==> flow/design.v (excerpt) <==
module usb_interface_v1_0 #
(
	parameter RESET_CYCLES = 100,
	parameter  C_M00_AXI_START_DATA_VALUE	= 32'h00000000,
	parameter  C_M00_AXI_TARGET_SLAVE_BASE_ADDR	= 32'h00000000,
	parameter integer C_M00_AXI_ADDR_WIDTH	= 32,
	parameter integer C_M00_AXI_DATA_WIDTH	= 32,
	parameter integer C_M00_AXI_TRANSACTIONS_NUM	= 4
) (
	input wire [(8 - 1):0] usb_data_in,
	output wire [(8 - 1):0] usb_data_out,
	output wire usb_data_oe,
	input wire [(1 + 4 + 4 + 16)-8-1:0] usb_addr,
	input wire usb_rd_n,
	input wire usb_wr_n,
	input wire usb_ce_n,
	output wire sw_reset_n,
	input wire  m00_axi_aclk,
	input wire  m00_axi_aresetn,
	output wire [C_M00_AXI_ADDR_WIDTH-1 : 0] m00_axi_awaddr,
	output wire [2 : 0] m00_axi_awprot,
	output wire  m00_axi_awvalid,
	input wire  m00_axi_awready,
	output wire [C_M00_AXI_DATA_WIDTH-1 : 0] m00_axi_wdata,
	output wire [C_M00_AXI_DATA_WIDTH/8-1 : 0] m00_axi_wstrb,
	output wire  m00_axi_wvalid,
	input wire  m00_axi_wready,
	input wire [1 : 0] m00_axi_bresp,
	input wire  m00_axi_bvalid,
	output wire  m00_axi_bready,
	output wire [C_M00_AXI_ADDR_WIDTH-1 : 0] m00_axi_araddr,
	output wire [2 : 0] m00_axi_arprot,
	output wire  m00_axi_arvalid,
	input wire  m00_axi_arready,
	input wire [C_M00_AXI_DATA_WIDTH-1 : 0] m00_axi_rdata,
	input wire [1 : 0] m00_axi_rresp,
	input wire  m00_axi_rvalid,
	output wire  m00_axi_rready
);
Settings: LEC_CHECK=0, CAP_MARGIN=20, CORE_MARGIN=2, CORE_UTILIZATION=66, CTS_CLUSTER_DIAMETER=41, HOLD_SLACK_MARGIN=-0.09, MAX_ROUTING_LAYER=met4, SETUP_SLACK_MARGIN=1.88, SLEW_MARGIN=20, TNS_END_PERCENT=5; clock period 6.76 ns.
run.sh (not shown) runs the stock make flow with config.mk's settings and CLKGATE_MAP_FILE=.
==> next run, changes <==
- CORE_UTILIZATION: 66 -> 70
- CTS_CLUSTER_DIAMETER: 41 -> unset
- HOLD_SLACK_MARGIN: -0.09 -> unset
- MAX_ROUTING_LAYER: met4 -> unset
- PLACE_DENSITY: unset -> 0.6
- SETUP_SLACK_MARGIN: 1.88 -> 0.4
- TNS_END_PERCENT: 5 -> unset
- clock period: 6.76 -> 3.14 ns (I/O delays scaled with it)
Result: Now the flow finished but fails on negative setup slack. Final cell count rises by 4.1%. Clock-buffer cell count falls by 15. Design area rises by 9.4%. Sequential share of layout area falls by 4.0 points. Clock skew rises by 0.0086 ns. Wire length rises by 33%. Total power rises by 120%.
==> next run, changes <==
- CORE_UTILIZATION: 70 -> 66
- HOLD_SLACK_MARGIN: unset -> -0.09
- PLACE_DENSITY: 0.6 -> unset
- SETUP_SLACK_MARGIN: 0.4 -> -0.41
- clock period: 3.14 -> 7.5 ns (I/O delays scaled with it)
Effect: The changed run finished with timing, DRC and antenna clean. Flip-flop count is unchanged. Power drops by 61%. Cell count decreases by 4.4%. Worst setup slack gains 2.8 ns. Final area goes down by 9.7%. Core utilization came out lower by 14 points.

* * *

pepper:
usb_interface_v1_0 again, from the RTL that the note above started with.
Settings: LEC_CHECK=0, ABC_AREA=1, CAP_MARGIN=35, CORE_ASPECT_RATIO=1.35, CORE_MARGIN=2, CORE_UTILIZATION=72, CTS_CLUSTER_DIAMETER=36, CTS_CLUSTER_SIZE=10, PLACE_DENSITY_LB_ADDON=0.2, SETUP_SLACK_MARGIN=0.83, SLEW_MARGIN=20; clock period 2.81 ns.
pepper: aborted in global routing (5_1_grt) (tool error)
For amber, these inputs were changed with respect to pepper:
==> flow/config.mk <==
export PLATFORM = sky130hd
export DESIGN_NAME = usb_interface_v1_0
export DESIGN_NICKNAME = usb_interface_v1_0
export VERILOG_FILES = /design/flow/design.v
export SDC_FILE = /design/flow/constraint.sdc
export NUM_CORES = 4
export LEC_CHECK = 0
export CAP_MARGIN = 20
export CORE_MARGIN = 2
export CORE_UTILIZATION = 66
export SLEW_MARGIN = 20
==> flow/constraint.sdc <==
create_clock -name core_clock -period 3.18 [get_ports {m00_axi_aclk}]
set_input_delay 0.6360 -clock core_clock [delete_from_list [all_inputs] [get_ports {m00_axi_aclk}]]
set_output_delay 0.6360 -clock core_clock [all_outputs]
set_load 0.01 [all_outputs]
## What came out
- amber and pepper: no clean run
- Status(pepper) = ERROR, stage = global routing (5_1_grt)
- On cell area after placement, the higher figure sits with pepper, not amber.
- Per the comparison of amber with pepper, simple-gate share of the synthesized area decreased by 16 points relative to the old numbers, share of the synthesized netlist area taken by xor and xnor gates increased by 0.49 points relative to the old numbers.
The inputs of violet differ from those of amber as listed below.
diff --git a/flow/config.mk b/flow/config.mk
--- a/flow/config.mk
+++ b/flow/config.mk
@@ -9,3 +9,4 @@
 export CORE_MARGIN = 2
-export CORE_UTILIZATION = 66
+export CORE_UTILIZATION = 65
+export PLACE_DENSITY = 0.6
 export SLEW_MARGIN = 20
==> flow/constraint.sdc <==
create_clock -name core_clock -period 5.81 [get_ports {m00_axi_aclk}]
set_input_delay 1.1620 -clock core_clock [delete_from_list [all_inputs] [get_ports {m00_axi_aclk}]]
set_output_delay 1.1620 -clock core_clock [all_outputs]
set_load 0.01 [all_outputs]
==> comparison <==
Across amber and violet, a clean result was obtained everywhere but in amber.
Diff violet..amber | clock latency at the later pin of the worst-skew pair | negligible
violet has more setup slack than amber.
The combinational gate area in violet sits about 1.2% below the value recorded for amber.
Diff violet..amber | complex-gate fraction of the synthesized area | unchanged
Comparing amber and violet, flop share of the area is higher on violet.
Input-level comparison between lagoon and violet:
diff --git a/flow/config.mk b/flow/config.mk
--- a/flow/config.mk
+++ b/flow/config.mk
@@ -9,4 +9,7 @@
 export CORE_MARGIN = 2
-export CORE_UTILIZATION = 65
+export CORE_UTILIZATION = 72
+export CTS_CLUSTER_SIZE = 14
+export HOLD_SLACK_MARGIN = -0.07
 export PLACE_DENSITY = 0.6
+export SETUP_SLACK_MARGIN = 0.42
 export SLEW_MARGIN = 20
==> flow/constraint.sdc <==
create_clock -name core_clock -period 3.16 [get_ports {m00_axi_aclk}]
set_input_delay 0.6320 -clock core_clock [delete_from_list [all_inputs] [get_ports {m00_axi_aclk}]]
set_output_delay 0.6320 -clock core_clock [all_outputs]
set_load 0.01 [all_outputs]
Results
Comparing vertical die dimension for violet and lagoon, the smaller number came from lagoon. violet reports its classification of the worst setup path as reg -> out while lagoon reports reg -> reg. Total leakage power: violet and lagoon compared, lower one is violet. Re slew at the pin closest to its max-slew limit: lagoon is 0.014 ns up on violet. FAIL: lagoon; every other run in violet and lagoon is clean. lagoon gives more total power than violet did.
Modified inputs, delta compared to lagoon
diff --git a/flow/config.mk b/flow/config.mk
--- a/flow/config.mk
+++ b/flow/config.mk
@@ -9,7 +9,6 @@
 export CORE_MARGIN = 2
-export CORE_UTILIZATION = 72
-export CTS_CLUSTER_SIZE = 14
-export HOLD_SLACK_MARGIN = -0.07
+export CORE_UTILIZATION = 57
+export CTS_CLUSTER_SIZE = 99
 export PLACE_DENSITY = 0.6
-export SETUP_SLACK_MARGIN = 0.42
+export SETUP_SLACK_MARGIN = 0.71
 export SLEW_MARGIN = 20
==> flow/constraint.sdc <==
create_clock -name core_clock -period 4.68 [get_ports {m00_axi_aclk}]
set_input_delay 0.9360 -clock core_clock [delete_from_list [all_inputs] [get_ports {m00_axi_aclk}]]
set_output_delay 0.9360 -clock core_clock [all_outputs]
set_load 0.01 [all_outputs]
Findings:
Comparing delta and lagoon, the one run not ending clean was lagoon. STATUS run=lagoon STAGES=ALL_DONE FINAL_CHECKS=FAILED CAUSE=negative setup slack. On sequential cell area, delta tracks lagoon almost exactly. What lagoon reported for overall via count from detail_route has to be multiplied by 0.929 to get the figure for delta. Of delta and lagoon, delta shows the lower number of buffers inserted by post-CTS setup repair, with lagoon above it. Part of the total power dissipated in the clock network (lower): lagoon. delta against lagoon: tightest hold margin fell by 0.26 ns, register-to-register slack has increased. Looking at data required time of the worst path, delta sits above lagoon. As far as clock network latency to the later pin of the worst-skew pair is concerned, lagoon and delta perform about the same. Diff lagoon -> delta: die extent in x went up 12%; post-route minimum period now sits higher.
No activity file was given, so power comes from the tool's default toggle rates.
